job 4363:
==> flow/design.v <==
module alu (
    input  [18:0] a,
    input  [18:0] b,
    input  [4:0]  opcode,
    output reg [37:0] outau
);
always @(*) begin
    case (opcode)
        5'b00000: outau = {19'b0, a + b};         
        5'b00001: outau = {19'b0, a - b};         
        5'b00010: outau = a * b;                  
        5'b00011: outau = (b != 0) ? {19'b0, a / b} : 38'b0;  
        5'b00100: outau = {19'b0, a + 19'd1};     
        5'b00101: outau = {19'b0, a - 19'd1};     
        5'b00110: outau = {19'b0, a & b};         
        5'b00111: outau = {19'b0, a | b};         
        5'b01000: outau = {19'b0, a ^ b};         
        5'b01001: outau = {19'b0, ~a};            
        default : outau = 38'b0;                  
    endcase
end
endmodule
module program_counter (
    input clk,
    input rst,
    input pc_enable,
    input [1:0] pc_sel,            
    input [18:0] target_addr,      
    output reg [18:0] pc
);
always @(posedge clk or posedge rst) begin
    if (rst) begin
        pc <= 19'd0;
    end 
    else if (pc_enable) begin
        case (pc_sel)
            2'b00: pc <= pc + 1;         
            2'b01: pc <= target_addr;        
            2'b10: pc <= target_addr;        
            2'b11: pc <= target_addr;        
        endcase
    end
end
endmodule
module inst_reg (
    input clk,
    input load_IR,
    input [18:0] ins,               
    output reg [4:0] opcode,        
    output reg [3:0] rs1, rs2, rd,  
    output reg [13:0] addr_imm,     
    output reg [5:0] branch_offset  
);
    localparam OPC_ADD   = 5'd0,
               OPC_SUB   = 5'd1,
               OPC_MUL   = 5'd2,
               OPC_DIV   = 5'd3,
               OPC_INC   = 5'd4,
               OPC_DEC   = 5'd5,
               OPC_AND   = 5'd6,
               OPC_OR    = 5'd7,
               OPC_XOR   = 5'd8,
               OPC_NOT   = 5'd9,
               OPC_LD    = 5'd10,
               OPC_ST    = 5'd11,
               OPC_BEQ   = 5'd12,
               OPC_BNE   = 5'd13,
               OPC_JMP   = 5'd14,
               OPC_CALL  = 5'd15;
    always @(posedge clk) begin
        if (load_IR) begin
            opcode <= ins[18:14];
            rs1 <= 4'd0;
            rs2 <= 4'd0;
            rd <= 4'd0;
            addr_imm <= 14'd0;
            branch_offset <= 6'd0;
            case (ins[18:14])
                OPC_ADD, OPC_SUB, OPC_MUL, OPC_DIV,
                OPC_INC, OPC_DEC, OPC_AND, OPC_OR,
                OPC_XOR, OPC_NOT: begin
                    rs1 <= ins[13:10];
                    rs2 <= ins[9:6];
                    rd  <= ins[5:2];
                end
                OPC_LD, OPC_ST: begin
                    rs1 <= ins[13:10];             
                    rs2 <= ins[9:6];               
                    addr_imm <= {8'd0, ins[5:0]};  
                end
                OPC_BEQ, OPC_BNE: begin
                    rs1 <= ins[13:10];            
                    rs2 <= ins[9:6];              
                    branch_offset <= ins[5:0];    
                end
                OPC_JMP, OPC_CALL: begin
                    addr_imm <= ins[13:0];        
                end
                default: begin
                end
            endcase
        end
    end
endmodule
module reg_file (
    input clk,
    input rst,
    input reg_write,                  
    input [4:0] read_reg1,            
    input [4:0] read_reg2,            
    input [4:0] write_reg,            
    input [18:0] write_data,          
    output [18:0] read_data1,         
    output [18:0] read_data2          
);
    reg [18:0] registers [0:31];
    assign read_data1 = registers[read_reg1];
    assign read_data2 = registers[read_reg2];
    integer i;
    always @(posedge clk or posedge rst) begin
        if (rst) begin
            for (i = 0; i < 32; i = i + 1)
                registers[i] <= 19'd0;
        end else if (reg_write) begin
                        registers[write_reg] <= write_data;
        end
    end
endmodule
module control_unit (
    input clk, rst,
    input [4:0] opcode,                     	 
    input regs_equal,				 
    output reg mem_read,			 
    output reg mem_write,			 
    output reg reg_write,			 
    output reg load_IR,				 
    output reg pc_enable,			 
    output reg [4:0] ALU_op,			 
    output reg [1:0] pc_sel,			 
    output halted				 
);
    parameter FETCH = 3'b000, EXECUTE = 3'b001, MEMORY = 3'b010,
              WRITBK = 3'b011, CONTROL = 3'b100, HALT = 3'b101;
    reg [2:0] state, next_state;
    assign halted = (state == HALT);
    always @(posedge clk or posedge rst) begin
        if (rst)
            state <= FETCH;
        else
            state <= next_state;
    end
    always @(*) begin
        case (state)
            FETCH: next_state = EXECUTE;
            EXECUTE: begin
                case (opcode)
                    5'b01010, 5'b01011: next_state = MEMORY;   				 
                    5'b01100, 5'b01101, 5'b01110, 5'b01111: next_state = CONTROL;	 
                    5'b00000, 5'b00001, 5'b00010, 5'b00011, 5'b00100,
                    5'b00101, 5'b00110, 5'b00111, 5'b01000, 5'b01001: next_state = WRITBK;  
                    5'b11111: next_state = HALT;					 
                    default: next_state = FETCH;					 
                endcase
            end
            MEMORY: begin
                if (opcode == 5'b01010)
                    next_state = WRITBK;	  
                else
                    next_state = FETCH;  	 
            end
            WRITBK: next_state = FETCH;
            CONTROL: next_state = FETCH;
            HALT: next_state = HALT;
            default: next_state = FETCH;
        endcase
    end
    always @(*) begin
        mem_read = 0;
        mem_write = 0;
        reg_write = 0;
        load_IR = 0;
        pc_enable = 0;
        ALU_op = 5'b00000;
        pc_sel = 2'b00;
        case (state)
            FETCH: begin
                mem_read = 1;
                load_IR = 1;
                pc_enable = 1;
                pc_sel = 2'b00;
            end
            EXECUTE: begin
                ALU_op = opcode;
            end
            MEMORY: begin
                if (opcode == 5'b01010)
                    mem_read = 1;        
                else
                    mem_write = 1;       
            end
            WRITBK: begin
                ALU_op = opcode;
                if (opcode != 5'b01011)  
                    reg_write = 1;
            end
            CONTROL: begin
                case (opcode)
                    5'b01100: begin pc_enable = regs_equal;  pc_sel = 2'b01; end  
                    5'b01101: begin pc_enable = !regs_equal; pc_sel = 2'b01; end  
                    5'b01110, 5'b01111: begin pc_enable = 1; pc_sel = 2'b10; end  
                    default: ;
                endcase
            end
            default: ;
        endcase
    end
endmodule
module top_module (
    input clk,
    input rst,
    output [18:0] imem_addr,               
    input  [18:0] imem_rdata,              
    output [8:0]  dmem_addr,               
    input  [18:0] dmem_rdata,              
    output [18:0] dmem_wdata,              
    output        dmem_we,                 
    output        halt                     
);
    wire [4:0] opcode;
    wire [3:0] rs1, rs2, rd;
    wire [13:0] addr_imm;
    wire [5:0] branch_offset;
    wire [4:0] alu_opcode;
    wire [1:0] pc_sel;
    wire [18:0] reg_data1, reg_data2;
    wire [37:0] alu_result;
    wire mem_read, mem_write, reg_write, load_IR, pc_enable;
    wire [18:0] pc_value;
    wire [18:0] target_addr;
    reg [18:0] mem_read_data;
    always @(posedge clk) begin
        if (mem_read)
            mem_read_data <= dmem_rdata;
    end
    wire is_load = (opcode == 5'b01010);
    wire [3:0]  wb_reg  = is_load ? rs2 : rd;
    wire [18:0] wb_data = is_load ? mem_read_data : alu_result[18:0];
    wire [18:0] ea      = reg_data1 + {5'd0, addr_imm};
    assign imem_addr  = pc_value;
    assign dmem_addr  = ea[8:0];
    assign dmem_wdata = reg_data2;
    assign dmem_we    = mem_write;
    assign target_addr = (pc_sel == 2'b01) ? (pc_value + {{13{branch_offset[5]}}, branch_offset}) : {5'd0, addr_imm};
    program_counter PC (
        .clk(clk),
        .rst(rst),
        .pc_enable(pc_enable),
        .pc_sel(pc_sel),
        .target_addr(target_addr),
        .pc(pc_value)
    );
    inst_reg IR (
        .clk(clk),
        .load_IR(load_IR),
        .ins(imem_rdata),
        .opcode(opcode),
        .rs1(rs1),
        .rs2(rs2),
        .rd(rd),
        .addr_imm(addr_imm),
        .branch_offset(branch_offset)
    );
    control_unit CU (
        .clk(clk),
        .rst(rst),
        .opcode(opcode),
        .regs_equal(reg_data1 == reg_data2),
        .mem_read(mem_read),
        .mem_write(mem_write),
        .reg_write(reg_write),
        .load_IR(load_IR),
        .pc_enable(pc_enable),
        .ALU_op(alu_opcode),
        .pc_sel(pc_sel),
        .halted(halt)
    );
    reg_file RF (
        .clk(clk),
        .rst(rst),
        .reg_write(reg_write),
        .read_reg1({1'b0, rs1}),
        .read_reg2({1'b0, rs2}),
        .write_reg({1'b0, wb_reg}),
        .write_data(wb_data),
        .read_data1(reg_data1),
        .read_data2(reg_data2)
    );
    alu ALU (
        .a(reg_data1),
        .b(reg_data2),
        .opcode(alu_opcode),
        .outau(alu_result)
    );
endmodule
Settings: LEC_CHECK=0, ABC_AREA=1, CAP_MARGIN=20, CORE_MARGIN=2, CORE_UTILIZATION=66, CTS_CLUSTER_DIAMETER=352, CTS_CLUSTER_SIZE=96, PLACE_DENSITY=0.4, SETUP_SLACK_MARGIN=-1.82, SLEW_MARGIN=20, TNS_END_PERCENT=10; clock period 21.1 ns.
run.sh (not shown) runs the stock make flow with config.mk's settings and CLKGATE_MAP_FILE=.
Job 4363: aborted in 5_1_grt (tool error)
For job 8013, these inputs were changed with respect to job 4363:
Settings: clearing TNS_END_PERCENT, which used to be 10; clearing CTS_CLUSTER_DIAMETER, which used to be 352; clearing SETUP_SLACK_MARGIN, which used to be -1.82; swapping 66 for 38 in CORE_UTILIZATION; clearing CTS_CLUSTER_SIZE, which used to be 96; clearing PLACE_DENSITY, which used to be 0.4; clearing ABC_AREA, which used to be 1; swapping 21.1 for 38.0 in the clock period (ns, I/O delays scaled along).
Notes after the runs:
Job 8013 finished every step from synthesis to the final layout, and the layout passed the timing, design-rule and antenna checks. For job 4363, the main logic family after synthesis was simple AND/OR/NAND/NOR gates, unlike job 8013, where it was AND-OR/OR-AND gates. Summary of job 8013 over job 4363: number of input and output port buffers inserted saw little to no change; synthesized netlist net count now smaller; area inside the core boundary rose about 75%; xor-xnor portion of the synthesized cell area rose by 0.23 points. Job 8013 vs job 4363: synthesized cell count down by more than 10%. Taking job 4363 as the reference, in job 8013 overall die width shows an increase of about 30%; post-CTS resize count shows a reduction of 137; mapped cell area shows an increase of about 0.5%. Relative to job 4363, area fraction in mux cells increased by 5.0 points in job 8013.
## Diff of input files: job 2693 against job 8013
Settings: swapping 38 for 66 in CORE_UTILIZATION; putting SETUP_SLACK_MARGIN at 4.29 where nothing was set; swapping 38.0 for 38.5 in the clock period (ns, I/O delays scaled along).
## What came out
Run status, job 2693: aborted in 5_1_grt, error GRT-0232. Job 2693 vs. job 8013: cell total after placement -14%; die outline height moved down; area figure in the yosys stat output flat; area after synthesis did not really move; placement-stage worst setup slack fell by 0.12 ns.
Input-level comparison between job 2938 and job 2693:
Settings: an added MIN_ROUTING_LAYER of met2; an added CTS_CLUSTER_DIAMETER of 370; an added PLACE_DENSITY of 0.71; an added GPL_TIMING_DRIVEN of 0; an added HOLD_SLACK_MARGIN of -0.02; an added MAX_ROUTING_LAYER of met5; a change of SLEW_MARGIN from 20 to 40; a change of CORE_MARGIN from 2 to 3; a change of CORE_UTILIZATION from 66 to 53; a deleted SETUP_SLACK_MARGIN that had been 4.29.
## What came out
- For job 2938, the flow was terminated by a tool error in 5_1_grt and produced no final design.
- Taking job 2693 as the reference, in job 2938 hold-fix buffer count after cts closely matched the old numbers; horizontal die size higher; portion of the post-synthesis area used by sequential elements was more or less identical.
